## design/flow/design.v

```verilog
module CORDIC #(parameter integer W = 32)
(
    input wire clk,
    input wire start,
    input wire signed [31:0] x,
    input wire signed [31:0] y,
    output wire signed [W-1:0]phi,
    output wire done
);
wire sigma;
wire signed [31:0] x_shift;
wire signed [31:0] y_shift;
reg [5:0] counter;
reg signed [31:0] x_reg;
reg signed [31:0] y_reg;
reg signed [31:0] z;
wire signed [31:0] atan_table [0:27];
assign atan_table[00] = 32'h3243f6a9; 
assign atan_table[01] = 32'h1dac6705;
assign atan_table[02] = 32'h0fadbafd;
assign atan_table[03] = 32'h07f56ea7;
assign atan_table[04] = 32'h03feab77;
assign atan_table[05] = 32'h01ffd55c;
assign atan_table[06] = 32'h00fffaab;
assign atan_table[07] = 32'h007fff55;
assign atan_table[08] = 32'h003fffeb;
assign atan_table[09] = 32'h001ffffd;
assign atan_table[10] = 32'h00100000;
assign atan_table[11] = 32'h00080000;
assign atan_table[12] = 32'h00040000;
assign atan_table[13] = 32'h00020000;
assign atan_table[14] = 32'h00010000;
assign atan_table[15] = 32'h00008000;
assign atan_table[16] = 32'h00004000;
assign atan_table[17] = 32'h00002000;
assign atan_table[18] = 32'h00001000;
assign atan_table[19] = 32'h00000800;
assign atan_table[20] = 32'h00000400;
assign atan_table[21] = 32'h00000200;
assign atan_table[22] = 32'h00000100;
assign atan_table[23] = 32'h00000080;
assign atan_table[24] = 32'h00000040;
assign atan_table[25] = 32'h00000020;
assign atan_table[26] = 32'h00000010;
assign atan_table[27] = 32'h00000008;
assign sigma = y_reg[31];
assign x_shift = y_reg >>> counter; 
assign y_shift = x_reg >>> counter; 
assign phi = z[31:31-W+1];
assign done = (counter == 28);
always @(posedge clk) begin
    if(start)begin
        x_reg <= x;
        y_reg <= y;
        z <= 0;
        counter <= 0;
    end
    else begin
        if(counter == 28) begin
            x_reg <= x_reg;
            y_reg <= y_reg;
            z <= z;
            counter <= counter;
        end
        else begin
            x_reg <= sigma ? (x_reg - x_shift) : (x_reg + x_shift);
            y_reg <= sigma ? (y_reg + y_shift) : (y_reg - y_shift);
            z <= sigma ? (z - atan_table[counter]) : (z + atan_table[counter]);
            counter <= counter + 1;
        end
    end
end
endmodule
```

## design/flow/run.sh

```bash
#!/bin/bash
# the make line also repeats each setting of config.mk as NAME=value (left out here)
make -C /OpenROAD-flow-scripts/flow DESIGN_CONFIG=/design/flow/config.mk WORK_HOME=/design/flow/orfs CLKGATE_MAP_FILE= finish
```

## design/flow/config.mk

```make
export PLATFORM = sky130hd
export DESIGN_NAME = CORDIC
export DESIGN_NICKNAME = CORDIC
export VERILOG_FILES = /design/flow/design.v
export SDC_FILE = /design/flow/constraint.sdc
export NUM_CORES = 4
export LEC_CHECK = 0
export CAP_MARGIN = 20
export CELL_PAD_IN_SITES_DETAIL_PLACEMENT = 2
export CELL_PAD_IN_SITES_GLOBAL_PLACEMENT = 1
export CORE_MARGIN = 2
export CORE_UTILIZATION = 17
export CTS_CLUSTER_DIAMETER = 20
export CTS_CLUSTER_SIZE = 37
export GPL_TIMING_DRIVEN = 0
export PLACE_DENSITY_LB_ADDON = 0.25
export SETUP_SLACK_MARGIN = -0.51
export SLEW_MARGIN = 20
export TNS_END_PERCENT = 45
```

## design/flow/constraint.sdc

```tcl
create_clock -name core_clock -period 7.24 [get_ports {clk}]
set_input_delay 1.4480 -clock core_clock [delete_from_list [all_inputs] [get_ports {clk}]]
set_output_delay 1.4480 -clock core_clock [all_outputs]
set_load 0.01 [all_outputs]
```

==> flow_summary.json, run 1 <==
{
  "status": "failed layout checks",
  "violations": "setup timing",
  "yosys_cells": 2020,
  "path_max_fanout": 19,
  "worstPathBufferInverterCount": 2,
  "grt_pass1_wl_um": 146000,
  "max_clock_freq_ghz": 0.135,
  "fill_cells": 11000,
  "xor_share": 0.0789,
  "seq_area_mm2": 0.00269,
  "track_usage": 0.207,
  "rrSetupSlack_ps": -170,
  "antenna_left": 0,
  "synth_nets": 2190,
  "endpoint": "x_reg[31]",
  "crit_slowest_cell": "mux4_2",
  "async_flop_share": 0,
  "vias": 17700,
  "area_growth_pct": 20.2,
  "slew_viol_final": 0,
  "drc": 0,
  "grt_pass1_vias": 19000,
  "max-slew-margin-rel": 0.157,
  "hold_violations": 0,
  "crit_family": "AND-OR/OR-AND gates",
  "clock_latency_ps": 430,
  "synth.top_cell.area_share": 0.118,
  "nNetsFinal": 2289,
  "skew_ps": 15.9,
  "most_common_cell": "nand2_1",
  "initCoreUtil": 0.171,
  "yosysTopAreaCell": "edfxtp_1",
  "min_to": "z[8]",
  "layout.area.comb_mm2": 0.0129,
  "cts_buffers": 9,
  "ys_sh_adder": 0.0814,
  "place_ws_ps": -2160,
  "layout_min_cycle_time_ps": 7410,
  "crit_top_cell": "a21oi_1",
  "startpoint_type": "flip-flop",
  "reg2reg_depth": 22,
  "htreeDepth": 3,
  "port_buffers": 97,
  "die_w_um": 313,
  "post_synth_ao_oa_area_fraction": 0.265,
  "fin_crit_sh": 1.02,
  "path_depth": 22,
  "vias_per_cell": 5.22,
  "topCombFamilyByArea": "AND-OR/OR-AND gates",
  "cts_root_buffer": "clkbuf_16",
  "ctsLongestPathBuffers": 2,
  "ys_warn_count": 1,
  "worstHoldStart": "z[8]",
  "cap_violations": 0,
  "numClockSinks": 102,
  "path_cells": "buf_6, buf_16, mux4_2, and4_1, a21oi_1, o2111ai_1, or4b_4, nor3_4, nor3b_4, a211oi_1, a21oi_1, a2bb2o_1, ha_1, a2111oi_0, o21a_1, o21ai_0, o2111ai_2, a311oi_2, o41a_1, a211o_1, xnor3_1, mux2_2",
  "wl_um": 101000,
  "cp-startpoint": "counter[0]",
  "rows": 113,
  "fp.coreArea_mm2": 0.0949,
  "synthDistinctLibCells": 102,
  "setup_viol": 6,
  "cts_tree": "yes",
  "synthCells": 2020,
  "post_drt_wl_per_cell_um": 29.9,
  "edf_count": 64,
  "warnings": 29,
  "worst_pin_slew_ps": 1260,
  "dpl.hpwl_um": 85500,
  "rr_endpoint": "x_reg[31]",
  "netlist_top_cells_count": "nand2_1, nor2_1, a21oi_1",
  "grt_max_degree": 47,
  "crit_required_ps": 7430,
  "end_kind": "flip-flop",
  "simple_gate_area_frac": 0.202,
  "area_leaders": "edfxtp_1, ha_1, mux4_2, nand2_1, a21oi_1",
  "die_h_um": 313,
  "hold-worst-slack_ps": 487,
  "yosysSeqAreaShare": 0.165,
  "yosys_area_mm2": 0.0163,
  "arrival_ps": 7590,
  "clk_pin_slew_ps": 90,
  "syn_avg_cell_area_um2": 8.05,
  "ys.flops": 102,
  "min_path_type": "flip-flop to flip-flop",
  "whs_path_depth": 2,
  "ff_type": "edfxtp_1",
  "drt_iter0_markers": 1343,
  "setup_slack_ps": -167,
  "place_congestion": 0.978,
  "worstSetupPathType": "flip-flop to flip-flop",
  "r2r-start": "counter[0]",
  "ys_sh_mux": 0.156,
  "pin_count": 99,
  "antenna_found_initial": 7,
  "syn_area_mm2": 0.0163,
  "grt.overflow.total": 0,
  "first_pass_iters": 7,
  "chipArea_mm2": 0.0982,
  "max_stage_delay_ps": 680
}
-- per-stage QoR --
step | instance area [um2] | util | TNS (ps) | cells
floorplan | 16300 | - | 0 | 2020
global placement | 18800 | 0.198 | -58480 | 3382
detailed placement | 19000 | 0.200 | -49550 | 3391
CTS | 19400 | 0.205 | -4710 | 3396
global route | 19500 | 0.206 | -5080 | 3389
finish | 19600 | 0.206 | -730 | 3393
-- routing by layer --
metal  up-vias  wire (um)  track usage
li1       7895          -            -
met1      9232      44400        0.261
met2       431      49000        0.357
met3       134       3600       0.0229
met4         4       4400       0.0836
met5         -         26            0
-- repair_timing --
action	CTS	global route
gates resized	49	39
cloned	0	3
hold buffers	0	0
buffers inserted	4	3
pin swaps	2	4
setup endpoints to repair	42	17
-- final cells by class --
class	instances	share of cell area
multi-input cells	1736	0.661
plain buffers	103	0.0314
flip-flops and latches	102	0.138
clock inverters	6	0.00403
repair buffers	116	0.0628
diodes	4	0.000512
inverters	51	0.0101
clock buffers	10	0.0117
well taps	1265	0.0810
==> run 2: changes to the inputs <==
ABC_AREA = 1   (was not set)
CAP_MARGIN = 30   (was 20)
CELL_PAD_IN_SITES_DETAIL_PLACEMENT = 1   (was 2)
CELL_PAD_IN_SITES_GLOBAL_PLACEMENT = not set   (was 1)
CORE_ASPECT_RATIO = 0.89   (was not set)
CORE_MARGIN = 5   (was 2)
CORE_UTILIZATION = 55   (was 17)
CTS_CLUSTER_DIAMETER = not set   (was 20)
CTS_CLUSTER_SIZE = not set   (was 37)
GPL_ROUTABILITY_DRIVEN = 0   (was not set)
GPL_TIMING_DRIVEN = not set   (was 0)
HOLD_SLACK_MARGIN = 0.1   (was not set)
MAX_ROUTING_LAYER = met4   (was not set)
MIN_ROUTING_LAYER = met2   (was not set)
PLACE_DENSITY = 0.62   (was not set)
PLACE_DENSITY_LB_ADDON = not set   (was 0.25)
SETUP_SLACK_MARGIN = not set   (was -0.51)
SLEW_MARGIN = 15   (was 20)
TNS_END_PERCENT = 10   (was 45)
clock period = 6.91 ns   (was 7.24 ns; I/O delays follow)
==> run 2 against run 1 <==
Compared with the run above:
- the run now fails in global routing (5_1_grt)
- synthesized area is 0.68% lower
- die size is 66% lower
- synthesized cell count is 36% higher
==> flow_summary.json, run 2 <==
{
  "post_synth_ao_oa_area_fraction": 0.142,
  "yosysTopAreaCell": "nand2_1",
  "numClockSinks": 102,
  "netlist_top_cells_count": "nand2_1, nand3_1, inv_1",
  "place_ws_ps": 630,
  "die_h_um": 172,
  "ys_sh_adder": 0.0819,
  "cts_root_buffer": "clkbuf_16",
  "synthDistinctLibCells": 63,
  "cts_buffers": 9,
  "edf_count": 64,
  "async_flop_share": 0,
  "ff_type": "edfxtp_1",
  "topCombFamilyByArea": "simple AND/OR/NAND/NOR gates",
  "xor_share": 0.0417,
  "port_buffers": 98,
  "fp.coreArea_mm2": 0.0291,
  "syn_area_mm2": 0.0162,
  "synth.top_cell.area_share": 0.206,
  "ys_warn_count": 1,
  "dpl.hpwl_um": 51700,
  "die_w_um": 192,
  "syn_avg_cell_area_um2": 5.86,
  "area_leaders": "nand2_1, edfxtp_1, nand3_1, ha_1, inv_1",
  "chipArea_mm2": 0.0329,
  "synthCells": 2755,
  "simple_gate_area_frac": 0.469,
  "yosysSeqAreaShare": 0.166,
  "track_usage": 0.723,
  "htreeDepth": 3,
  "pin_count": 99,
  "post_cts_resized": 0,
  "cts_setup_buffers": 0,
  "rows": 59,
  "first-error": "[ERROR GRT-0116] Global routing finished with congestion. Check the congestion regions in the DRC Viewer.",
  "most_common_cell": "nand2_1",
  "grt.overflow.total": 22,
  "ys.flops": 102,
  "status": "stopped before the end",
  "yosys_area_mm2": 0.0162,
  "yosys_cells": 2755,
  "place_inst": 3163,
  "ctsHoldBuffers": 0,
  "initCoreUtil": 0.555,
  "synth_nets": 2925,
  "ys_sh_mux": 0.000697,
  "ctsLongestPathBuffers": 2,
  "haltStage": "global routing (5_1_grt)"
}
==> run 2: layer usage <==
metal	track usage	GRT overflow
met1	-	-
met2	0.784	0
met3	0.800	22
met4	0.482	0
met5	-	-
==> run 2: stage by stage <==
| step | cell area, um2 | hold WS (ps) | utilization |
|---|---|---|---|
| 2_1_floorplan | 16200 | 492 | - |
| 3_3_place_gp | 17200 | 462 | 0.592 |
| 3_5_place_dp | 17200 | 492 | 0.592 |
| 4_1_cts | 17500 | 504 | 0.601 |
==> run 3: changes to the inputs <==
ABC_AREA = not set   (was 1)
CAP_MARGIN = 20   (was 30)
CELL_PAD_IN_SITES_DETAIL_PLACEMENT = not set   (was 1)
CORE_ASPECT_RATIO = not set   (was 0.89)
CORE_MARGIN = 2   (was 5)
CORE_UTILIZATION = 70   (was 55)
CTS_CLUSTER_SIZE = 32   (was not set)
GPL_ROUTABILITY_DRIVEN = not set   (was 0)
HOLD_SLACK_MARGIN = not set   (was 0.1)
MAX_ROUTING_LAYER = not set   (was met4)
MIN_ROUTING_LAYER = not set   (was met2)
PLACE_DENSITY = not set   (was 0.62)
SLEW_MARGIN = 20   (was 15)
TNS_END_PERCENT = not set   (was 10)
clock period = 5.94 ns   (was 6.91 ns; I/O delays follow)
==> run 3 against run 2 <==
Compared with the run above:
- the run again fails in global routing (5_1_grt)
- die size shrank 26%
- synthesized area grew 0.68%
- synthesized cell count shrank 27%
==> flow_summary.json, run 3 <==
{
  "status": "stopped before the end",
  "haltStage": "global routing (5_1_grt)",
  "first-error": "[ERROR GRT-0232] Routing congestion too high. Check the congestion heatmap in the GUI.",
  "topCombFamilyByArea": "AND-OR/OR-AND gates",
  "htreeDepth": 3,
  "most_common_cell": "nand2_1",
  "ff_type": "edfxtp_1",
  "ys.flops": 102,
  "dpl.hpwl_um": 45100,
  "synth.top_cell.area_share": 0.118,
  "die_w_um": 156,
  "syn_avg_cell_area_um2": 8.05,
  "numClockSinks": 102,
  "die_h_um": 156,
  "cts_root_buffer": "clkbuf_16",
  "yosys_area_mm2": 0.0163,
  "ys_sh_mux": 0.156,
  "grt.overflow.total": 119,
  "area_leaders": "edfxtp_1, ha_1, mux4_2, nand2_1, a21oi_1",
  "synth_nets": 2190,
  "yosysSeqAreaShare": 0.165,
  "ctsHoldBuffers": 0,
  "fp.coreArea_mm2": 0.0227,
  "rows": 55,
  "edf_count": 64,
  "synthCells": 2020,
  "synthDistinctLibCells": 102,
  "place_congestion": 1.34,
  "ctsLongestPathBuffers": 2,
  "ys_warn_count": 1,
  "pin_count": 99,
  "async_flop_share": 0,
  "initCoreUtil": 0.716,
  "port_buffers": 98,
  "simple_gate_area_frac": 0.202,
  "yosys_cells": 2020,
  "track_usage": 0.720,
  "chipArea_mm2": 0.0245,
  "netlist_top_cells_count": "nand2_1, nor2_1, a21oi_1",
  "yosysTopAreaCell": "edfxtp_1",
  "post_synth_ao_oa_area_fraction": 0.265,
  "cts_buffers": 9,
  "syn_area_mm2": 0.0163,
  "xor_share": 0.0789,
  "place_ws_ps": -262,
  "ys_sh_adder": 0.0814
}
==> run 3: metrics by stage <==
step | std cells | TNS, ps | utilization | cell area (um2)
floorplan | 2020 | -139 | - | 16400
global placement | 2550 | 0 | 0.845 | 19200
detailed placement | 2550 | -1250 | 0.845 | 19200
CTS | 2593 | -6.59 | 0.883 | 20000
==> run 3: repair_timing <==
| action | 4_1_cts |
|---|---|
| resized | 70 |
| pin swaps | 29 |
| setup buffers | 23 |
| endpoints found under the setup margin | 9 |
| cloned | 4 |
==> run 3: metal layers <==
metal  track usage  overflow
met1         0.711         2
met5         0.308         2
met2         0.922        67
met4         0.734        45
met3         0.511         3
==> run 4: changes to the inputs <==
CORE_UTILIZATION = 72   (was 70)
CTS_CLUSTER_DIAMETER = 178   (was not set)
CTS_CLUSTER_SIZE = 99   (was 32)
PLACE_DENSITY = 0.38   (was not set)
SETUP_SLACK_MARGIN = -0.51   (was not set)
TNS_END_PERCENT = 5   (was not set)
clock period = 5.19 ns   (was 5.94 ns; I/O delays follow)
==> run 4 against run 3 <==
Compared with the run above:
- the run fails in detailed placement (3_5_place_dp)
- die size is 2.7% lower
- synthesized area stayed put
- synthesized cell count stayed put
==> flow_summary.json, run 4 <==
{
  "status": "stopped before the end",
  "haltStage": "detailed placement (3_5_place_dp)",
  "first-error": "[ERROR DPL-0033] detailed placement checks failed during check placement.",
  "chipArea_mm2": 0.0238,
  "die_w_um": 154,
  "post_synth_ao_oa_area_fraction": 0.265,
  "ys_warn_count": 1,
  "place_congestion": 1.37,
  "netlist_top_cells_count": "nand2_1, nor2_1, a21oi_1",
  "port_buffers": 98,
  "pin_count": 99,
  "topCombFamilyByArea": "AND-OR/OR-AND gates",
  "ys_sh_adder": 0.0814,
  "synthCells": 2020,
  "initCoreUtil": 0.738,
  "syn_avg_cell_area_um2": 8.05,
  "synth.top_cell.area_share": 0.118,
  "edf_count": 64,
  "synthDistinctLibCells": 102,
  "yosysSeqAreaShare": 0.165,
  "ys_sh_mux": 0.156,
  "yosys_cells": 2020,
  "yosys_area_mm2": 0.0163,
  "area_leaders": "edfxtp_1, ha_1, mux4_2, nand2_1, a21oi_1",
  "rows": 54,
  "async_flop_share": 0,
  "die_h_um": 154,
  "syn_area_mm2": 0.0163,
  "xor_share": 0.0789,
  "synth_nets": 2190,
  "ff_type": "edfxtp_1",
  "yosysTopAreaCell": "edfxtp_1",
  "simple_gate_area_frac": 0.202,
  "most_common_cell": "nand2_1",
  "ys.flops": 102,
  "fp.coreArea_mm2": 0.0220
}
==> run 4: through the flow <==
stage / setup TNS [ps]
global placement: -12680
floorplan: -9980
==> run 5: changes to the inputs <==
CAP_MARGIN = 10   (was 20)
CTS_CLUSTER_DIAMETER = not set   (was 178)
CTS_CLUSTER_SIZE = not set   (was 99)
PLACE_DENSITY = 0.67   (was 0.38)
SETUP_SLACK_MARGIN = 0.46   (was -0.51)
TNS_END_PERCENT = not set   (was 5)
clock period = 4.07 ns   (was 5.19 ns; I/O delays follow)
==> run 5 against run 4 <==
Compared with the run above:
- synthesized area did not move
- the run again fails in detailed placement (3_5_place_dp)
- die size unchanged
- synthesized cell count unchanged
==> flow_summary.json, run 5 <==
{
  "status": "stopped before the end",
  "haltStage": "detailed placement (3_5_place_dp)",
  "first-error": "[ERROR DPL-0038] Utilization greater than 100%, impossible to legalize",
  "fp.coreArea_mm2": 0.0220,
  "async_flop_share": 0,
  "yosys_area_mm2": 0.0163,
  "xor_share": 0.0789,
  "chipArea_mm2": 0.0238,
  "die_h_um": 154,
  "syn_area_mm2": 0.0163,
  "initCoreUtil": 0.738,
  "rows": 54,
  "post_synth_ao_oa_area_fraction": 0.265,
  "yosys_cells": 2020,
  "ys_warn_count": 1,
  "ff_type": "edfxtp_1",
  "ys_sh_adder": 0.0814,
  "yosysSeqAreaShare": 0.165,
  "die_w_um": 154,
  "edf_count": 64,
  "netlist_top_cells_count": "nand2_1, nor2_1, a21oi_1",
  "ys_sh_mux": 0.156,
  "ys.flops": 102,
  "pin_count": 99,
  "yosysTopAreaCell": "edfxtp_1",
  "place_congestion": 1.39,
  "syn_avg_cell_area_um2": 8.05,
  "topCombFamilyByArea": "AND-OR/OR-AND gates",
  "area_leaders": "edfxtp_1, ha_1, mux4_2, nand2_1, a21oi_1",
  "synthCells": 2020,
  "simple_gate_area_frac": 0.202,
  "synthDistinctLibCells": 102,
  "synth.top_cell.area_share": 0.118,
  "most_common_cell": "nand2_1",
  "port_buffers": 98,
  "synth_nets": 2190
}
-- run 5: metrics by stage --
stage / hold slack [ps] / worst slack (ps) / cell area [um2] / instances
after floorplan: 491 / -1980 / 16800 / 2020
after global placement: 461 / -1660 / 22800 / 2982
==> run 6: changes to the inputs <==
ABC_AREA = 1   (was not set)
CAP_MARGIN = 5   (was 10)
CORE_MARGIN = 10   (was 2)
CORE_UTILIZATION = 40   (was 72)
CTS_CLUSTER_DIAMETER = 206   (was not set)
GPL_ROUTABILITY_DRIVEN = 1   (was not set)
MIN_ROUTING_LAYER = met1   (was not set)
PLACE_DENSITY = not set   (was 0.67)
PLACE_DENSITY_LB_ADDON = 0.27   (was not set)
SETUP_SLACK_MARGIN = not set   (was 0.46)
SLEW_MARGIN = 5   (was 20)
clock period = 11.3 ns   (was 4.07 ns; I/O delays follow)
==> run 6 against run 5 <==
Compared with the run above:
- die size is 110% higher
- synthesized area shrank 0.68%
- synthesized cell count grew 36%
- the run now finishes clean
==> flow_summary.json, run 6 <==
{
  "cts_root_buffer": "clkbuf_16",
  "numClockSinks": 102,
  "setup_tns_ps": 0,
  "min_path_type": "flip-flop to flip-flop",
  "htreeDepth": 3,
  "post_cts_resized": 0,
  "path_max_fanout": 100,
  "crit_top_cell": "nand2_1",
  "most_common_cell": "nand2_1",
  "end_kind": "flip-flop",
  "ys_warn_count": 1,
  "port_buffers": 98,
  "ys.flops": 102,
  "nNetsFinal": 2944,
  "synth_nets": 2925,
  "fin_crit_sh": 0.634,
  "max-slew-margin-rel": 0.261,
  "yosys_cells": 2755,
  "place_ws_ps": 4240,
  "top_usage_layer": "met2",
  "min_to": "z[29]",
  "async_flop_share": 0,
  "grt.overflow.total": 0,
  "drc": 0,
  "first_pass_iters": 9,
  "initCoreUtil": 0.406,
  "grtUsageMet1": 0.296,
  "r2r-start": "counter[0]",
  "fp.coreArea_mm2": 0.0398,
  "cp-startpoint": "counter[0]",
  "place_congestion": 0.939,
  "reg2reg_depth": 36,
  "post_drt_wl_per_cell_um": 17.3,
  "ys_sh_mux": 0.000697,
  "yosysTopAreaCell": "nand2_1",
  "synthDistinctLibCells": 63,
  "worstSetupPathType": "flip-flop to flip-flop",
  "cap_violations": 0,
  "vias": 18200,
  "ctsLongestPathBuffers": 2,
  "topCombFamilyByArea": "simple AND/OR/NAND/NOR gates",
  "synth.top_cell.area_share": 0.206,
  "worst_pin_slew_ps": 1110,
  "chipArea_mm2": 0.0488,
  "crit_required_ps": 11620,
  "layout_min_cycle_time_ps": 7160,
  "slew_viol_final": 0,
  "track_usage": 0.228,
  "startpoint_type": "flip-flop",
  "antenna_left": 0,
  "syn_avg_cell_area_um2": 5.86,
  "die_h_um": 221,
  "dpl.hpwl_um": 45600,
  "endpoint": "z[24]",
  "fill_cells": 4374,
  "die_w_um": 221,
  "final_util": 0.442,
  "antenna_found_initial": 0,
  "yosys_area_mm2": 0.0162,
  "vias_per_cell": 5.50,
  "whs_path_depth": 2,
  "path_depth": 36,
  "grt_pass1_wl_um": 91900,
  "netlist_top_cells_count": "nand2_1, nand3_1, inv_1",
  "cts_tree": "yes",
  "ff_type": "edfxtp_1",
  "crit_slowest_cell": "buf_4",
  "worstHoldStart": "z[29]",
  "clock_latency_ps": 410,
  "grt_pass1_vias": 16900,
  "rrSetupSlack_ps": 4140,
  "xor_share": 0.0417,
  "clk_pin_slew_ps": 90,
  "simple_gate_area_frac": 0.469,
  "pin_count": 99,
  "hold-worst-slack_ps": 474,
  "yosysSeqAreaShare": 0.166,
  "warnings": 31,
  "rr_endpoint": "z[24]",
  "wl_um": 57300,
  "worstPathBufferInverterCount": 9,
  "hold_violations": 0,
  "setup_slack_ps": 4140,
  "rsz0062_at_grt": "false",
  "skew_ps": 21.7,
  "ctsHoldBuffers": 0,
  "post_synth_ao_oa_area_fraction": 0.142,
  "cts_buffers": 9,
  "use_met3": 0.0298,
  "synthCells": 2755,
  "area_leaders": "nand2_1, edfxtp_1, nand3_1, ha_1, inv_1",
  "max_clock_freq_ghz": 0.140,
  "grt_max_degree": 101,
  "arrival_ps": 7480,
  "max_stage_delay_ps": 690,
  "area_growth_pct": 9.06,
  "grtUsageMet2": 0.380,
  "edf_count": 64,
  "setup_viol": 0,
  "status": "finished clean",
  "drt_iter0_markers": 1725,
  "syn_area_mm2": 0.0162,
  "cts_setup_buffers": 0,
  "rows": 73,
  "diodes": 0,
  "ys_sh_adder": 0.0819,
  "crit_family": "simple AND/OR/NAND/NOR gates"
}
==> run 6: cell type report <==
cell class,instances,area [um2],area share
Clock buffer,10,233,0.0132
Timing Repair Buffer,111,1070,0.0609
Clock inverter,6,38.8,0.00220
Tap cell,525,657,0.0373
Inverter,275,1040,0.0592
Sequential cell,102,2690,0.153
Multi-Input combinational cell,2275,11900,0.675
==> run 6: per-layer routing <==
| metal | vias to the layer above | part of all wire |
|---|---|---|
| met5 | - | 0 |
| li1 | 9190 | - |
| met4 | 0 | 0.028 |
| met3 | 72 | 0.059 |
| met2 | 633 | 0.47 |
| met1 | 8278 | 0.45 |
==> run 6: metrics by stage <==
stage | std cells | area (um2)
2_1_floorplan | 2755 | 16200
3_3_place_gp | 3288 | 17300
3_5_place_dp | 3288 | 17300
4_1_cts | 3304 | 17600
5_1_grt | 3304 | 17600
6_report | 3304 | 17600
==> run 7: changes to the inputs <==
ABC_AREA = not set   (was 1)
CAP_MARGIN = 20   (was 5)
CORE_MARGIN = 2   (was 10)
CORE_UTILIZATION = 72   (was 40)
CTS_CLUSTER_DIAMETER = 178   (was 206)
CTS_CLUSTER_SIZE = 99   (was not set)
GPL_ROUTABILITY_DRIVEN = not set   (was 1)
MIN_ROUTING_LAYER = not set   (was met1)
PLACE_DENSITY_LB_ADDON = 0.05   (was 0.27)
SETUP_SLACK_MARGIN = 1.2   (was not set)
SLEW_MARGIN = 20   (was 5)
TNS_END_PERCENT = 5   (was not set)
clock period = 4.06 ns   (was 11.3 ns; I/O delays follow)
==> run 7 against run 6 <==
Compared with the run above:
- the run now fails in detailed placement (3_5_place_dp)
- die size is 51% lower
- synthesized cell count is 27% lower
- synthesized area is 0.68% higher
==> flow_summary.json, run 7 <==
{
  "first-error": "[ERROR DPL-0038] Utilization greater than 100%, impossible to legalize",
  "ff_type": "edfxtp_1",
  "yosysSeqAreaShare": 0.165,
  "pin_count": 99,
  "topCombFamilyByArea": "AND-OR/OR-AND gates",
  "status": "stopped before the end",
  "synthDistinctLibCells": 102,
  "simple_gate_area_frac": 0.202,
  "area_leaders": "edfxtp_1, ha_1, mux4_2, nand2_1, a21oi_1",
  "xor_share": 0.0789,
  "synth_nets": 2190,
  "die_w_um": 154,
  "netlist_top_cells_count": "nand2_1, nor2_1, a21oi_1",
  "ys.flops": 102,
  "synthCells": 2020,
  "ys_sh_mux": 0.156,
  "syn_avg_cell_area_um2": 8.05,
  "syn_area_mm2": 0.0163,
  "fp.coreArea_mm2": 0.0220,
  "rows": 54,
  "yosys_area_mm2": 0.0163,
  "async_flop_share": 0,
  "die_h_um": 154,
  "initCoreUtil": 0.738,
  "post_synth_ao_oa_area_fraction": 0.265,
  "port_buffers": 98,
  "edf_count": 64,
  "most_common_cell": "nand2_1",
  "ys_sh_adder": 0.0814,
  "haltStage": "detailed placement (3_5_place_dp)",
  "chipArea_mm2": 0.0238,
  "ys_warn_count": 1,
  "synth.top_cell.area_share": 0.118,
  "yosys_cells": 2020,
  "yosysTopAreaCell": "edfxtp_1",
  "place_congestion": 1.33
}
## run 7: stage by stage
stage / area (um2) / hold slack, ps / setup TNS, ps / setup slack (ps)
after global placement: 22300 / 462 / -89920 / -1930
after floorplan: 16400 / 491 / -70720 / -1990
==> run 8: changes to the inputs <==
CORE_UTILIZATION = 70   (was 72)
CTS_CLUSTER_DIAMETER = not set   (was 178)
CTS_CLUSTER_SIZE = 19   (was 99)
PLACE_DENSITY_LB_ADDON = not set   (was 0.05)
SETUP_SLACK_MARGIN = not set   (was 1.2)
TNS_END_PERCENT = not set   (was 5)
clock period = 3.72 ns   (was 4.06 ns; I/O delays follow)
==> run 8 against run 7 <==
Compared with the run above:
- the run again fails in detailed placement (3_5_place_dp)
- die size rose by 2.8%
- synthesized area stayed put
- synthesized cell count stayed put
==> flow_summary.json, run 8 <==
{
  "place_congestion": 1.34,
  "simple_gate_area_frac": 0.202,
  "initCoreUtil": 0.716,
  "yosys_cells": 2020,
  "xor_share": 0.0789,
  "ys.flops": 102,
  "yosys_area_mm2": 0.0163,
  "topCombFamilyByArea": "AND-OR/OR-AND gates",
  "ys_sh_adder": 0.0814,
  "edf_count": 64,
  "die_h_um": 156,
  "ff_type": "edfxtp_1",
  "die_w_um": 156,
  "synth_nets": 2190,
  "fp.coreArea_mm2": 0.0227,
  "status": "stopped before the end",
  "haltStage": "detailed placement (3_5_place_dp)",
  "ys_sh_mux": 0.156,
  "synthCells": 2020,
  "syn_avg_cell_area_um2": 8.05,
  "pin_count": 99,
  "async_flop_share": 0,
  "yosysSeqAreaShare": 0.165,
  "port_buffers": 98,
  "synthDistinctLibCells": 102,
  "syn_area_mm2": 0.0163,
  "chipArea_mm2": 0.0245,
  "first-error": "[ERROR DPL-0038] Utilization greater than 100%, impossible to legalize",
  "yosysTopAreaCell": "edfxtp_1",
  "synth.top_cell.area_share": 0.118,
  "area_leaders": "edfxtp_1, ha_1, mux4_2, nand2_1, a21oi_1",
  "rows": 55,
  "ys_warn_count": 1,
  "most_common_cell": "nand2_1",
  "post_synth_ao_oa_area_fraction": 0.265,
  "netlist_top_cells_count": "nand2_1, nor2_1, a21oi_1"
}
## run 8: per-stage QoR
| step | worst slack [ps] | hold WS, ps |
|---|---|---|
| after floorplan | -2330 | 491 |
| after global placement | -2090 | 459 |
==> run 9: changes to the inputs <==
CELL_PAD_IN_SITES_GLOBAL_PLACEMENT = 0   (was not set)
CORE_UTILIZATION = 40   (was 70)
CTS_CLUSTER_DIAMETER = 154   (was not set)
CTS_CLUSTER_SIZE = 100   (was 19)
SETUP_SLACK_MARGIN = -0.69   (was not set)
clock period = 7.5 ns   (was 3.72 ns; I/O delays follow)
==> run 9 against run 8 <==
Compared with the run above:
- the layout now fails its checks (setup timing)
- die size increased by 73%
- synthesized area unchanged
- synthesized cell count unchanged
==> flow_summary.json, run 9 <==
{
  "simple_gate_area_frac": 0.202,
  "ctsHoldBuffers": 0,
  "diodes": 0,
  "place_ws_ps": 20.7,
  "clk_pin_slew_ps": 80,
  "final_area_mm2": 0.0182,
  "most_common_cell": "nand2_1",
  "yosys_cells": 2020,
  "cts_setup_buffers": 0,
  "slew_viol_final": 0,
  "nNetsFinal": 2245,
  "status": "failed layout checks",
  "fin_crit_sh": 1.02,
  "yosysSeqAreaShare": 0.165,
  "cap_violations": 0,
  "drc": 0,
  "fin_cells": 2605,
  "vias": 16700,
  "r2r-start": "counter[0]",
  "max_stage_delay_ps": 800,
  "vias_per_cell": 6.43,
  "yosysTopAreaCell": "edfxtp_1",
  "place_inst": 2589,
  "cts_buffers": 9,
  "startpoint_type": "flip-flop",
  "end_kind": "flip-flop",
  "track_usage": 0.301,
  "rows": 73,
  "area_growth_pct": 11.7,
  "synthCells": 2020,
  "max-slew-margin-rel": 0.215,
  "dpl.hpwl_um": 49100,
  "ys_sh_mux": 0.156,
  "yosys_area_mm2": 0.0163,
  "synth_nets": 2190,
  "max_clock_freq_ghz": 0.131,
  "violations": "setup timing",
  "reg2reg_depth": 24,
  "cts_root_buffer": "clkbuf_16",
  "netlist_top_cells_count": "nand2_1, nor2_1, a21oi_1",
  "synth.top_cell.area_share": 0.118,
  "min_to": "z[11]",
  "numClockSinks": 102,
  "first_pass_iters": 5,
  "seq_area_mm2": 0.00270,
  "synthDistinctLibCells": 102,
  "fp.coreArea_mm2": 0.0399,
  "antenna_left": 0,
  "syn_area_mm2": 0.0163,
  "worstSetupPathType": "flip-flop to flip-flop",
  "die_w_um": 206,
  "setup_viol": 1,
  "cp-startpoint": "counter[0]",
  "drt_iter0_markers": 1500,
  "layout_min_cycle_time_ps": 7620,
  "crit_family": "AND-OR/OR-AND gates",
  "pin_count": 99,
  "worstHoldStart": "z[11]",
  "grt_max_degree": 85,
  "ys_sh_adder": 0.0814,
  "edf_count": 64,
  "layout.area.comb_mm2": 0.0127,
  "endpoint": "y_reg[31]",
  "placed_area_mm2": 0.0179,
  "grt_pass1_wl_um": 97000,
  "initCoreUtil": 0.407,
  "htreeDepth": 3,
  "rrSetupSlack_ps": -120,
  "cts_tree": "yes",
  "skew_ps": 12.1,
  "fill_cells": 3983,
  "crit_slowest_cell": "dfxtp_4",
  "xor_share": 0.0789,
  "setup_slack_ps": -122,
  "post_drt_wl_per_cell_um": 24.2,
  "hold_violations": 0,
  "post_synth_ao_oa_area_fraction": 0.265,
  "clock_latency_ps": 410,
  "port_buffers": 98,
  "topCombFamilyByArea": "AND-OR/OR-AND gates",
  "path_depth": 24,
  "whs_path_depth": 2,
  "hold-worst-slack_ps": 483,
  "min_path_type": "flip-flop to flip-flop",
  "ctsLongestPathBuffers": 2,
  "syn_avg_cell_area_um2": 8.05,
  "chipArea_mm2": 0.0423,
  "worstPathBufferInverterCount": 2,
  "ys_warn_count": 1,
  "grt.overflow.total": 0,
  "grt_pass1_vias": 16000,
  "arrival_ps": 7770,
  "worst_pin_slew_ps": 1160,
  "ys.flops": 102,
  "warnings": 29,
  "area_leaders": "edfxtp_1, ha_1, mux4_2, nand2_1, a21oi_1",
  "antenna_found_initial": 1,
  "die_h_um": 206,
  "rr_endpoint": "y_reg[31]",
  "wl_um": 63200,
  "path_max_fanout": 46,
  "ff_type": "edfxtp_1",
  "crit_required_ps": 7640,
  "async_flop_share": 0,
  "place_congestion": 0.987,
  "path_cells": "inv_1, buf_4, mux2_2, a2111oi_1, o21ai_0, a21oi_1, ha_1, nand4_1, nor3_1, nand2b_1, nor2_1, a21oi_1, xnor2_1, ha_1, a2111oi_0, o21ai_0, o2111ai_1, nand2_1, nor3_1, a21oi_1, a41oi_1, o21ai_0, xor2_1, o21ai_1"
}
run 9: area by class of cell:
cell class              instances  share of cell area
well taps                     525              0.0361
flip-flops and latches        102               0.148
clock inverters                 7             0.00303
multi-input cells            1736               0.701
repair buffers                175              0.0884
inverters                      51              0.0105
clock buffers                   9              0.0124
run 9: layer usage:
metal | routed length, um | vias up | global-route usage
li1 | - | 7789 | -
met1 | 27200 | 8082 | 0.392
met2 | 28800 | 724 | 0.485
met3 | 4320 | 148 | 0.0554
met4 | 2810 | 2 | 0.131
met5 | 13 | - | 0
run 9: stage by stage:
step | util | TNS [ps]
CTS | 0.455 | -37.2
detailed placement | 0.448 | 0
finish | 0.455 | -122
floorplan | - | 0
global route | 0.455 | -1800
global placement | 0.448 | -4.48
run 9: timing repair:
item                                   4_1_cts  5_1_grt
endpoints found under the hold margin        0        0
gates resized                                0        1
setup endpoints to repair                    0        1
==> run 10: changes to the inputs <==
CELL_PAD_IN_SITES_GLOBAL_PLACEMENT = not set   (was 0)
CORE_UTILIZATION = 68   (was 40)
CTS_CLUSTER_DIAMETER = 48   (was 154)
CTS_CLUSTER_SIZE = 37   (was 100)
SETUP_SLACK_MARGIN = 1.34   (was -0.69)
TNS_END_PERCENT = 5   (was not set)
clock period = 6.69 ns   (was 7.5 ns; I/O delays follow)
==> run 10 against run 9 <==
Compared with the run above:
- the run now finishes clean
- global-route usage up 20 points
- count of clock-buffer cells in the layout rose by 1
==> flow_summary.json, run 10 <==
{
  "status": "finished clean",
  "slew_viol_final": 0,
  "cts_tree": "yes",
  "grt_pass1_vias": 17600,
  "arrival_ps": 6400,
  "cts_root_buffer": "clkbuf_16",
  "place_ws_ps": 148,
  "top_usage_layer": "met2",
  "hold_violations": 0,
  "simple_gate_area_frac": 0.202,
  "grt_pass1_wl_um": 96200,
  "yosys_area_mm2": 0.0163,
  "path_cells": "buf_12, buf_4, bufbuf_16, nand2b_1, o22ai_1, a221o_2, a211o_1, or4_4, or4_4, nor3_2, nor3b_4, nor2_1, xnor2_1, ha_1, a21o_1, a21o_1, or4b_2, a41oi_2, xor2_1, o21ai_0",
  "chipArea_mm2": 0.0252,
  "path_max_fanout": 34,
  "skew_ps": 17.5,
  "yosysTopAreaCell": "edfxtp_1",
  "max_clock_freq_ghz": 0.159,
  "synth_nets": 2190,
  "ys_warn_count": 1,
  "final_util": 0.829,
  "synthCells": 2020,
  "vias": 18900,
  "antenna_left": 0,
  "most_common_cell": "nand2_1",
  "endpoint": "y_reg[30]",
  "cap_violations": 0,
  "yosys_cells": 2020,
  "ctsLongestPathBuffers": 2,
  "synth.top_cell.area_share": 0.118,
  "clk_pin_slew_ps": 90,
  "cts_buffers": 9,
  "whs_path_depth": 2,
  "area_growth_pct": 19.7,
  "first_pass_iters": 10,
  "yosysSeqAreaShare": 0.165,
  "grt_max_degree": 89,
  "min_to": "z[4]",
  "fp.coreArea_mm2": 0.0235,
  "setup_tns_ps": 0,
  "post_drt_wl_per_cell_um": 25.8,
  "min_path_type": "flip-flop to flip-flop",
  "nNetsFinal": 2345,
  "worstSetupPathType": "flip-flop to flip-flop",
  "max-slew-margin-rel": 0.189,
  "vias_per_cell": 7.57,
  "rrSetupSlack_ps": 410,
  "grtUsageMet1": 0.573,
  "ys_sh_adder": 0.0814,
  "pin_count": 99,
  "worstPathBufferInverterCount": 3,
  "post_synth_ao_oa_area_fraction": 0.265,
  "async_flop_share": 0,
  "r2r-start": "counter[1]",
  "numClockSinks": 102,
  "drc": 0,
  "die_h_um": 159,
  "rr_endpoint": "y_reg[30]",
  "ys.flops": 102,
  "area_leaders": "edfxtp_1, ha_1, mux4_2, nand2_1, a21oi_1",
  "fin_crit_sh": 0.939,
  "antenna_found_initial": 3,
  "track_usage": 0.496,
  "dpl.hpwl_um": 44300,
  "rsz0062_at_grt": "true",
  "setup_slack_ps": 406,
  "fill_cells": 1473,
  "startpoint_type": "flip-flop",
  "worstHoldStart": "z[4]",
  "syn_area_mm2": 0.0163,
  "die_w_um": 159,
  "syn_avg_cell_area_um2": 8.05,
  "wl_um": 64500,
  "crit_family": "simple AND/OR/NAND/NOR gates",
  "htreeDepth": 3,
  "setup_viol": 0,
  "worst_pin_slew_ps": 1210,
  "place_congestion": 1.13,
  "xor_share": 0.0789,
  "crit_required_ps": 6810,
  "grt.overflow.total": 0,
  "drt_iter0_markers": 3453,
  "ff_type": "edfxtp_1",
  "clock_latency_ps": 390,
  "max_stage_delay_ps": 650,
  "crit_slowest_cell": "or4b_2",
  "initCoreUtil": 0.693,
  "cp-startpoint": "counter[1]",
  "warnings": 36,
  "topCombFamilyByArea": "AND-OR/OR-AND gates",
  "netlist_top_cells_count": "nand2_1, nor2_1, a21oi_1",
  "use_met3": 0.180,
  "ys_sh_mux": 0.156,
  "port_buffers": 98,
  "reg2reg_depth": 20,
  "path_depth": 20,
  "synthDistinctLibCells": 102,
  "grtUsageMet2": 0.781,
  "layout_min_cycle_time_ps": 6280,
  "end_kind": "flip-flop",
  "rows": 56,
  "edf_count": 64
}
run 10: repair_timing:
item / 4_1_cts / 5_1_grt
gates cloned: 6 / 0
pin swaps: 20 / 26
setup endpoints to repair: 48 / 61
gates resized: 65 / 51
setup buffers: 35 / 34
hold buffers: 0 / 0
run 10: cell type report:
type | count | area (um2) | share of cell area
multi-input combinational | 1736 | 13200 | 0.680
clock buffer | 10 | 250 | 0.0129
sequential | 102 | 2700 | 0.139
inverter | 51 | 191 | 0.00984
tap | 319 | 399 | 0.0205
clock inverter | 6 | 72.6 | 0.00373
timing repair buffer | 275 | 2610 | 0.134
antenna | 1 | 2.50 | 0.000129
run 10: metal layers:
| layer | share of wire | vias to the layer above |
|---|---|---|
| li1 | - | 8016 |
| met3 | 0.13 | 501 |
| met2 | 0.44 | 1601 |
| met1 | 0.34 | 8796 |
| met5 | 0.00042 | - |
| met4 | 0.081 | 4 |
run 10: metrics by stage:
stage                     hold WS [ps]  instance area [um2]  cells
after global routing               505                19500   2499
after detailed placement           472                17900   2408
final                              482                19500   2500
after floorplan                    492                16400   2020
after global placement             457                17900   2408
after CTS                          484                18900   2465
==> run 11: changes to the inputs <==
ABC_AREA = 1   (was not set)
CORE_UTILIZATION = 66   (was 68)
CTS_CLUSTER_DIAMETER = 339   (was 48)
CTS_CLUSTER_SIZE = 97   (was 37)
PLACE_DENSITY = 0.36   (was not set)
SETUP_SLACK_MARGIN = 1.24   (was 1.34)
TNS_END_PERCENT = 10   (was 5)
clock period = 4.41 ns   (was 6.69 ns; I/O delays follow)
==> run 11 against run 10 <==
Compared with the run above:
- the run now fails in global routing (5_1_grt)
- die size increased by 2.3%
- synthesized area is 0.68% lower
- synthesized cell count grew 36%
==> flow_summary.json, run 11 <==
{
  "status": "stopped before the end",
  "haltStage": "global routing (5_1_grt)",
  "first-error": "[ERROR GRT-0232] Routing congestion too high. Check the congestion heatmap in the GUI.",
  "synth_nets": 2925,
  "ff_type": "edfxtp_1",
  "yosys_cells": 2755,
  "yosysTopAreaCell": "nand2_1",
  "simple_gate_area_frac": 0.469,
  "synth.top_cell.area_share": 0.206,
  "netlist_top_cells_count": "nand2_1, nand3_1, inv_1",
  "xor_share": 0.0417,
  "grt.overflow.total": 324,
  "ys_sh_mux": 0.000697,
  "initCoreUtil": 0.668,
  "yosys_area_mm2": 0.0162,
  "place_ws_ps": -443,
  "port_buffers": 98,
  "place_congestion": 1.16,
  "cts_buffers": 9,
  "syn_area_mm2": 0.0162,
  "die_h_um": 160,
  "syn_avg_cell_area_um2": 5.86,
  "edf_count": 64,
  "numClockSinks": 102,
  "yosysSeqAreaShare": 0.166,
  "topCombFamilyByArea": "simple AND/OR/NAND/NOR gates",
  "ctsLongestPathBuffers": 2,
  "ys_warn_count": 1,
  "ys_sh_adder": 0.0819,
  "rows": 57,
  "htreeDepth": 3,
  "ctsHoldBuffers": 0,
  "async_flop_share": 0,
  "most_common_cell": "nand2_1",
  "fp.coreArea_mm2": 0.0242,
  "dpl.hpwl_um": 46200,
  "die_w_um": 160,
  "ys.flops": 102,
  "synthCells": 2755,
  "pin_count": 99,
  "post_synth_ao_oa_area_fraction": 0.142,
  "cts_root_buffer": "clkbuf_16",
  "track_usage": 0.883,
  "area_leaders": "nand2_1, edfxtp_1, nand3_1, ha_1, inv_1",
  "synthDistinctLibCells": 63,
  "chipArea_mm2": 0.0257
}
-- run 11: per-stage QoR --
stage          hold slack, ps  instance area [um2]  instances
3_3_place_gp              475                20400       3484
2_1_floorplan             492                16400       2755
3_5_place_dp              477                20400       3484
4_1_cts                   489                21700       3525
-- run 11: repair_timing --
action,in CTS
gates resized,199
pin swaps,63
endpoints found under the setup margin,91
setup buffers,24
gates cloned,1
-- run 11: routing by layer --
metal | GRT usage | GRT overflow
met5 | 0.458 | 2
met4 | 0.932 | 113
met3 | 0.781 | 9
met2 | 1.01 | 194
met1 | 0.860 | 6
==> run 12: changes to the inputs <==
ABC_AREA = not set   (was 1)
CORE_UTILIZATION = 61   (was 66)
CTS_CLUSTER_DIAMETER = 178   (was 339)
CTS_CLUSTER_SIZE = 99   (was 97)
PLACE_DENSITY = not set   (was 0.36)
SETUP_SLACK_MARGIN = not set   (was 1.24)
TNS_END_PERCENT = not set   (was 10)
clock period = 8.69 ns   (was 4.41 ns; I/O delays follow)
==> run 12 against run 11 <==
Compared with the run above:
- now clean on timing, DRC and antenna
- synthesized cell count is 27% lower
- synthesized area is 0.68% higher
- die size is 8.7% higher
==> flow_summary.json, run 12 <==
{
  "ys_warn_count": 1,
  "crit_family": "simple AND/OR/NAND/NOR gates",
  "die_w_um": 167,
  "initCoreUtil": 0.622,
  "post_synth_ao_oa_area_fraction": 0.265,
  "antenna_left": 0,
  "yosysSeqAreaShare": 0.165,
  "clk_pin_slew_ps": 90,
  "setup_slack_ps": 718,
  "place_ws_ps": 904,
  "topCombFamilyByArea": "AND-OR/OR-AND gates",
  "area_growth_pct": 8.29,
  "nNetsFinal": 2202,
  "status": "finished clean",
  "grt_pass1_wl_um": 90800,
  "endpoint": "y_reg[31]",
  "netlist_top_cells_count": "nand2_1, nor2_1, a21oi_1",
  "syn_area_mm2": 0.0163,
  "startpoint_type": "flip-flop",
  "rrSetupSlack_ps": 720,
  "worstSetupPathType": "flip-flop to flip-flop",
  "port_buffers": 98,
  "slew_viol_final": 0,
  "cp-startpoint": "counter[1]",
  "min_to": "z[8]",
  "setup_viol": 0,
  "cts_buffers": 9,
  "final_util": 0.674,
  "whs_path_depth": 2,
  "synthCells": 2020,
  "vias": 17200,
  "ys_sh_mux": 0.156,
  "grt_max_degree": 94,
  "async_flop_share": 0,
  "die_h_um": 167,
  "worstHoldStart": "z[8]",
  "diodes": 0,
  "arrival_ps": 8080,
  "place_congestion": 1.08,
  "cts_tree": "yes",
  "drc": 0,
  "yosys_cells": 2020,
  "rsz0062_at_grt": "false",
  "ff_type": "edfxtp_1",
  "vias_per_cell": 7.24,
  "rows": 59,
  "xor_share": 0.0789,
  "syn_avg_cell_area_um2": 8.05,
  "crit_required_ps": 8800,
  "yosysTopAreaCell": "edfxtp_1",
  "numClockSinks": 102,
  "ctsHoldBuffers": 0,
  "first_pass_iters": 19,
  "dpl.hpwl_um": 42900,
  "yosys_area_mm2": 0.0163,
  "ys.flops": 102,
  "ctsLongestPathBuffers": 2,
  "layout_min_cycle_time_ps": 7970,
  "setup_tns_ps": 0,
  "wl_um": 58500,
  "area_leaders": "edfxtp_1, ha_1, mux4_2, nand2_1, a21oi_1",
  "worst_pin_slew_ps": 1090,
  "hold_violations": 0,
  "simple_gate_area_frac": 0.202,
  "place_inst": 2355,
  "edf_count": 64,
  "post_cts_resized": 0,
  "path_cells": "buf_4, buf_4, mux4_2, mux2_4, o221ai_2, nand4_1, or4_4, nor3_1, nand2b_1, nor2_1, a21oi_1, xnor2_1, ha_1, a2111oi_0, o21ai_0, o2111ai_1, nand2_1, nor3_1, a21oi_1, a41oi_1, o21ai_0, xor2_1, o21ai_1",
  "worstPathBufferInverterCount": 2,
  "ys_sh_adder": 0.0814,
  "drt_iter0_markers": 2749,
  "path_max_fanout": 43,
  "chipArea_mm2": 0.0280,
  "antenna_found_initial": 0,
  "synth.top_cell.area_share": 0.118,
  "min_path_type": "flip-flop to flip-flop",
  "max-slew-margin-rel": 0.272,
  "synthDistinctLibCells": 102,
  "path_depth": 23,
  "fin_crit_sh": 0.917,
  "post_drt_wl_per_cell_um": 24.7,
  "r2r-start": "counter[1]",
  "grt_pass1_vias": 15700,
  "pin_count": 99,
  "max_clock_freq_ghz": 0.125,
  "htreeDepth": 3,
  "clock_latency_ps": 390,
  "fin_cells": 2372,
  "reg2reg_depth": 23,
  "warnings": 31,
  "most_common_cell": "nand2_1",
  "rr_endpoint": "y_reg[31]",
  "cap_violations": 0,
  "fp.coreArea_mm2": 0.0261,
  "skew_ps": 15.2,
  "cts_root_buffer": "clkbuf_16",
  "synth_nets": 2190,
  "crit_slowest_cell": "dfxtp_4",
  "max_stage_delay_ps": 780,
  "track_usage": 0.412,
  "grt.overflow.total": 0,
  "cts_setup_buffers": 0,
  "end_kind": "flip-flop"
}
[run 12: routing by layer]
| metal | track usage | wire length, um |
|---|---|---|
| met5 | 0 | 0 |
| met3 | 0.106 | 7360 |
| met4 | 0.190 | 3320 |
| met1 | 0.548 | 22900 |
| met2 | 0.631 | 24900 |
[run 12: per-stage QoR]
stage / hold slack (ps) / instance area, um2
after global placement: 461 / 17300
after detailed placement: 470 / 17300
after CTS: 478 / 17600
final: 476 / 17600
after global routing: 504 / 17600
after floorplan: 492 / 16300
[run 12: cell type report]
class	count	area, um2
multi-input cells	1736	12700
fillers	2164	8520
flip-flops and latches	102	2700
repair buffers	132	1240
well taps	335	419
clock buffers	9	225
inverters	51	191
clock inverters	7	92.6
==> run 13: changes to the inputs <==
CORE_UTILIZATION = 58   (was 61)
CTS_CLUSTER_DIAMETER = not set   (was 178)
CTS_CLUSTER_SIZE = not set   (was 99)
SETUP_SLACK_MARGIN = 1.57   (was not set)
clock period = 6.4 ns   (was 8.69 ns; I/O delays follow)
==> run 13 against run 12 <==
Compared with the run above:
- sequential share of layout area decreased by 2.4 points
- synthesized cell count unchanged
- routed wire length increased by 11%
- non-clock buffer count increased by 240
- critical path depth increased by 3
- utilization increased by 8.3 points
- setup slack got worse by 320 ps
- first-iteration DRC count decreased by 19%
- critical endpoint is now x_reg[31]
- largest cell class unchanged
- highest routed layer is now met5
==> flow_summary.json, run 13 <==
{
  "status": "finished clean",
  "syn_area_mm2": 0.0163,
  "arrival_ps": 6150,
  "track_usage": 0.438,
  "cts_root_buffer": "clkbuf_16",
  "rr_endpoint": "x_reg[31]",
  "vias_per_cell": 7.03,
  "wl_um": 65100,
  "worstPathBufferInverterCount": 8,
  "clk_pin_slew_ps": 80,
  "pin_count": 99,
  "ff_type": "edfxtp_1",
  "chipArea_mm2": 0.0294,
  "crit_top_cell": "buf_4",
  "worst_pin_slew_ps": 922,
  "warnings": 34,
  "die_h_um": 171,
  "worstHoldStart": "z[22]",
  "diodes": 0,
  "whs_path_depth": 2,
  "rows": 61,
  "max_stage_delay_ps": 550,
  "fill_cells": 1995,
  "drc": 0,
  "reg2reg_depth": 26,
  "xor_share": 0.0789,
  "yosysSeqAreaShare": 0.165,
  "nNetsFinal": 2442,
  "clock_latency_ps": 410,
  "cts_buffers": 9,
  "fin_crit_sh": 0.938,
  "min_path_type": "flip-flop to flip-flop",
  "crit_slowest_cell": "mux4_2",
  "cts_tree": "yes",
  "hold_violations": 0,
  "ctsHoldBuffers": 0,
  "worstSetupPathType": "flip-flop to flip-flop",
  "cp-startpoint": "counter[1]",
  "endpoint": "x_reg[31]",
  "cap_violations": 0,
  "topCombFamilyByArea": "AND-OR/OR-AND gates",
  "placed_area_mm2": 0.0186,
  "async_flop_share": 0,
  "drt_iter0_markers": 2240,
  "max-slew-margin-rel": 0.385,
  "seq_area_mm2": 0.00270,
  "antenna_left": 0,
  "ys.flops": 102,
  "die_w_um": 171,
  "ys_sh_adder": 0.0814,
  "grt.overflow.total": 0,
  "path_depth": 26,
  "post_drt_wl_per_cell_um": 24.5,
  "min_to": "z[22]",
  "ys_warn_count": 1,
  "area_leaders": "edfxtp_1, ha_1, mux4_2, nand2_1, a21oi_1",
  "end_kind": "flip-flop",
  "numClockSinks": 102,
  "rsz0062_at_grt": "true",
  "antenna_found_initial": 1,
  "grt_pass1_vias": 17700,
  "first_pass_iters": 10,
  "synth.top_cell.area_share": 0.118,
  "r2r-start": "counter[1]",
  "vias": 18700,
  "htreeDepth": 3,
  "ctsLongestPathBuffers": 2,
  "initCoreUtil": 0.587,
  "yosys_cells": 2020,
  "synthDistinctLibCells": 102,
  "area_growth_pct": 28.9,
  "syn_avg_cell_area_um2": 8.05,
  "port_buffers": 98,
  "yosys_area_mm2": 0.0163,
  "rrSetupSlack_ps": 400,
  "final_area_mm2": 0.0210,
  "grt_pass1_wl_um": 99300,
  "path_max_fanout": 7,
  "synth_nets": 2190,
  "skew_ps": 16.0,
  "layout_min_cycle_time_ps": 6000,
  "setup_tns_ps": 0,
  "place_congestion": 1.13,
  "simple_gate_area_frac": 0.202,
  "layout.area.comb_mm2": 0.0140,
  "setup_viol": 0,
  "edf_count": 64,
  "ys_sh_mux": 0.156,
  "grt_max_degree": 91,
  "crit_required_ps": 6550,
  "post_synth_ao_oa_area_fraction": 0.265,
  "synthCells": 2020,
  "startpoint_type": "flip-flop",
  "slew_viol_final": 0,
  "crit_family": "AND-OR/OR-AND gates",
  "most_common_cell": "nand2_1",
  "netlist_top_cells_count": "nand2_1, nor2_1, a21oi_1",
  "dpl.hpwl_um": 45600,
  "fp.coreArea_mm2": 0.0277,
  "yosysTopAreaCell": "edfxtp_1",
  "max_clock_freq_ghz": 0.167
}
run 13: stage by stage:
stage	hold slack (ps)	worst slack (ps)	util	instances
2_1_floorplan	491	353	-	2020
3_3_place_gp	459	258	0.670	2522
3_5_place_dp	470	156	0.670	2522
4_1_cts	480	574	0.735	2621
5_1_grt	494	198	0.756	2655
6_report	479	399	0.756	2655
run 13: cell type report:
type,count,share of cell area
repair buffers,372,0.157
clock buffers,14,0.0141
multi-input cells,1736,0.667
well taps,378,0.0226
inverters,51,0.00931
clock inverters,2,0.000836
flip-flops and latches,102,0.129
run 13: per-layer routing:
layer	vias up	share of wire	track usage
met2	1250	0.45	0.703
met5	-	0.00020	0
li1	8198	-	-
met1	8899	0.38	0.528
met3	317	0.11	0.121
met4	2	0.063	0.246
run 13: repair_timing:
| item | CTS | global route |
|---|---|---|
| setup buffers | 82 | 34 |
| gates cloned | 1 | 0 |
| resized | 193 | 75 |
| setup endpoints to repair | 68 | 69 |
| pin swaps | 78 | 58 |
==> run 14: changes to the inputs <==
SETUP_SLACK_MARGIN = 1.37   (was 1.57)
clock period = 5.36 ns   (was 6.4 ns; I/O delays follow)
==> run 14 against run 13 <==
Compared with the run above:
- the flow now stops in global routing (5_1_grt)
- synthesized area did not move
- die size is the same
- synthesized cell count unchanged
==> flow_summary.json, run 14 <==
{
  "numClockSinks": 102,
  "yosysTopAreaCell": "edfxtp_1",
  "async_flop_share": 0,
  "ctsLongestPathBuffers": 2,
  "topCombFamilyByArea": "AND-OR/OR-AND gates",
  "syn_area_mm2": 0.0163,
  "track_usage": 1.10,
  "place_congestion": 1.12,
  "ys_sh_mux": 0.156,
  "ff_type": "edfxtp_1",
  "pin_count": 99,
  "synthCells": 2020,
  "edf_count": 64,
  "status": "stopped before the end",
  "chipArea_mm2": 0.0294,
  "ys.flops": 102,
  "port_buffers": 98,
  "area_leaders": "edfxtp_1, ha_1, mux4_2, nand2_1, a21oi_1",
  "die_w_um": 171,
  "yosysSeqAreaShare": 0.165,
  "post_synth_ao_oa_area_fraction": 0.265,
  "cts_root_buffer": "clkbuf_16",
  "first-error": "[ERROR GRT-0232] Routing congestion too high. Check the congestion heatmap in the GUI.",
  "ys_warn_count": 1,
  "rows": 61,
  "yosys_area_mm2": 0.0163,
  "synth_nets": 2190,
  "place_ws_ps": -784,
  "ctsHoldBuffers": 0,
  "simple_gate_area_frac": 0.202,
  "synth.top_cell.area_share": 0.118,
  "die_h_um": 171,
  "placed_area_mm2": 0.0224,
  "ys_sh_adder": 0.0814,
  "xor_share": 0.0789,
  "synthDistinctLibCells": 102,
  "yosys_cells": 2020,
  "syn_avg_cell_area_um2": 8.05,
  "most_common_cell": "nand2_1",
  "place_inst": 3004,
  "fp.coreArea_mm2": 0.0277,
  "htreeDepth": 3,
  "haltStage": "global routing (5_1_grt)",
  "grt.overflow.total": 4178,
  "initCoreUtil": 0.587,
  "netlist_top_cells_count": "nand2_1, nor2_1, a21oi_1",
  "dpl.hpwl_um": 55300,
  "cts_buffers": 9
}
run 14: per-stage QoR:
stage / utilization
after floorplan: -
after global placement: 0.808
after detailed placement: 0.808
after CTS: 0.889
run 14: repair_timing:
action | CTS
buffers inserted | 89
cloned | 3
resized | 254
pin swaps | 134
setup endpoints to repair | 89
run 14: layer usage:
| metal | GRT overflow | track usage |
|---|---|---|
| met3 | 69 | 0.773 |
| met5 | 13 | 0.487 |
| met4 | 761 | 1.25 |
| met2 | 3262 | 1.56 |
| met1 | 73 | 0.916 |
==> run 15: changes to the inputs <==
ABC_AREA = 1   (was not set)
CORE_MARGIN = 8   (was 2)
CORE_UTILIZATION = 35   (was 58)
CTS_CLUSTER_DIAMETER = 167   (was not set)
CTS_CLUSTER_SIZE = 100   (was not set)
SETUP_SLACK_MARGIN = not set   (was 1.37)
TNS_END_PERCENT = 10   (was not set)
clock period = 7.5 ns   (was 5.36 ns; I/O delays follow)
==> run 15 against run 14 <==
Compared with the run above:
- the run now finishes clean
- synthesized area is 0.68% lower
- synthesized cell count is 36% higher
- die size is 81% higher
==> flow_summary.json, run 15 <==
{
  "cap_violations": 0,
  "worst_pin_slew_ps": 1020,
  "ctsLongestPathBuffers": 2,
  "antenna_found_initial": 0,
  "htreeDepth": 3,
  "synth.top_cell.area_share": 0.206,
  "rsz0062_at_grt": "false",
  "netlist_top_cells_count": "nand2_1, nand3_1, inv_1",
  "syn_area_mm2": 0.0162,
  "min_path_type": "flip-flop to flip-flop",
  "dpl.hpwl_um": 47300,
  "startpoint_type": "flip-flop",
  "port_buffers": 98,
  "max_clock_freq_ghz": 0.168,
  "skew_ps": 20.4,
  "yosysTopAreaCell": "nand2_1",
  "antenna_left": 0,
  "fill_cells": 5032,
  "final_area_mm2": 0.0178,
  "rrSetupSlack_ps": 1550,
  "async_flop_share": 0,
  "cts_setup_buffers": 0,
  "simple_gate_area_frac": 0.469,
  "layout_min_cycle_time_ps": 5950,
  "ctsHoldBuffers": 0,
  "rows": 78,
  "vias": 18200,
  "crit_top_cell": "nand2_1",
  "drc": 0,
  "area_growth_pct": 10.5,
  "worstSetupPathType": "flip-flop to flip-flop",
  "diodes": 0,
  "grt_pass1_wl_um": 93600,
  "status": "finished clean",
  "track_usage": 0.216,
  "ys_sh_mux": 0.000697,
  "clock_latency_ps": 410,
  "nNetsFinal": 2952,
  "ys.flops": 102,
  "edf_count": 64,
  "die_w_um": 231,
  "cts_buffers": 9,
  "synth_nets": 2925,
  "post_drt_wl_per_cell_um": 17.4,
  "yosys_cells": 2755,
  "ys_sh_adder": 0.0819,
  "chipArea_mm2": 0.0533,
  "first_pass_iters": 6,
  "vias_per_cell": 5.39,
  "setup_viol": 0,
  "hold_violations": 0,
  "crit_slowest_cell": "buf_4",
  "place_congestion": 0.949,
  "setup_tns_ps": 0,
  "worstHoldStart": "z[29]",
  "max_stage_delay_ps": 560,
  "initCoreUtil": 0.355,
  "yosys_area_mm2": 0.0162,
  "path_depth": 36,
  "wl_um": 58800,
  "drt_iter0_markers": 1512,
  "grt_max_degree": 91,
  "syn_avg_cell_area_um2": 5.86,
  "ff_type": "edfxtp_1",
  "layout.area.comb_mm2": 0.0119,
  "slew_viol_final": 0,
  "clk_pin_slew_ps": 80,
  "cts_root_buffer": "clkbuf_16",
  "rr_endpoint": "z[24]",
  "yosysSeqAreaShare": 0.166,
  "cp-startpoint": "counter[1]",
  "reg2reg_depth": 36,
  "warnings": 29,
  "most_common_cell": "nand2_1",
  "xor_share": 0.0417,
  "r2r-start": "counter[1]",
  "cts_tree": "yes",
  "topCombFamilyByArea": "simple AND/OR/NAND/NOR gates",
  "area_leaders": "nand2_1, edfxtp_1, nand3_1, ha_1, inv_1",
  "post_cts_resized": 0,
  "post_synth_ao_oa_area_fraction": 0.142,
  "grt_pass1_vias": 17300,
  "end_kind": "flip-flop",
  "min_to": "z[29]",
  "worstPathBufferInverterCount": 9,
  "whs_path_depth": 2,
  "seq_area_mm2": 0.00269,
  "final_util": 0.392,
  "fin_crit_sh": 0.794,
  "pin_count": 99,
  "die_h_um": 231,
  "path_max_fanout": 65,
  "crit_family": "simple AND/OR/NAND/NOR gates",
  "placed_area_mm2": 0.0175,
  "grt.overflow.total": 0,
  "arrival_ps": 6230,
  "synthDistinctLibCells": 63,
  "fp.coreArea_mm2": 0.0455,
  "numClockSinks": 102,
  "crit_required_ps": 7780,
  "max-slew-margin-rel": 0.323,
  "endpoint": "z[24]",
  "ys_warn_count": 1,
  "synthCells": 2755
}
-- run 15: per-layer routing --
layer,wire (um),vias up,global-route usage
met4,2240,0,0.0879
met1,26300,8328,0.278
met5,0,-,0
met2,27300,597,0.363
li1,-,9213,-
met3,2990,106,0.0262
-- run 15: area by class of cell --
type	instances	area share
Timing Repair Buffer	119	0.0637
Sequential cell	102	0.151
Multi-Input combinational cell	2275	0.666
Clock inverter	3	0.00266
Inverter	275	0.0584
Clock buffer	13	0.0164
Tap cell	600	0.0421
-- run 15: through the flow --
| stage | setup WS (ps) | instances | hold WS (ps) |
|---|---|---|---|
| after detailed placement | 1590 | 3371 | 467 |
| after global routing | 957 | 3387 | 508 |
| after global placement | 1800 | 3371 | 468 |
| after floorplan | 2720 | 2755 | 492 |
| final | 1550 | 3387 | 479 |
| after CTS | 1580 | 3387 | 481 |
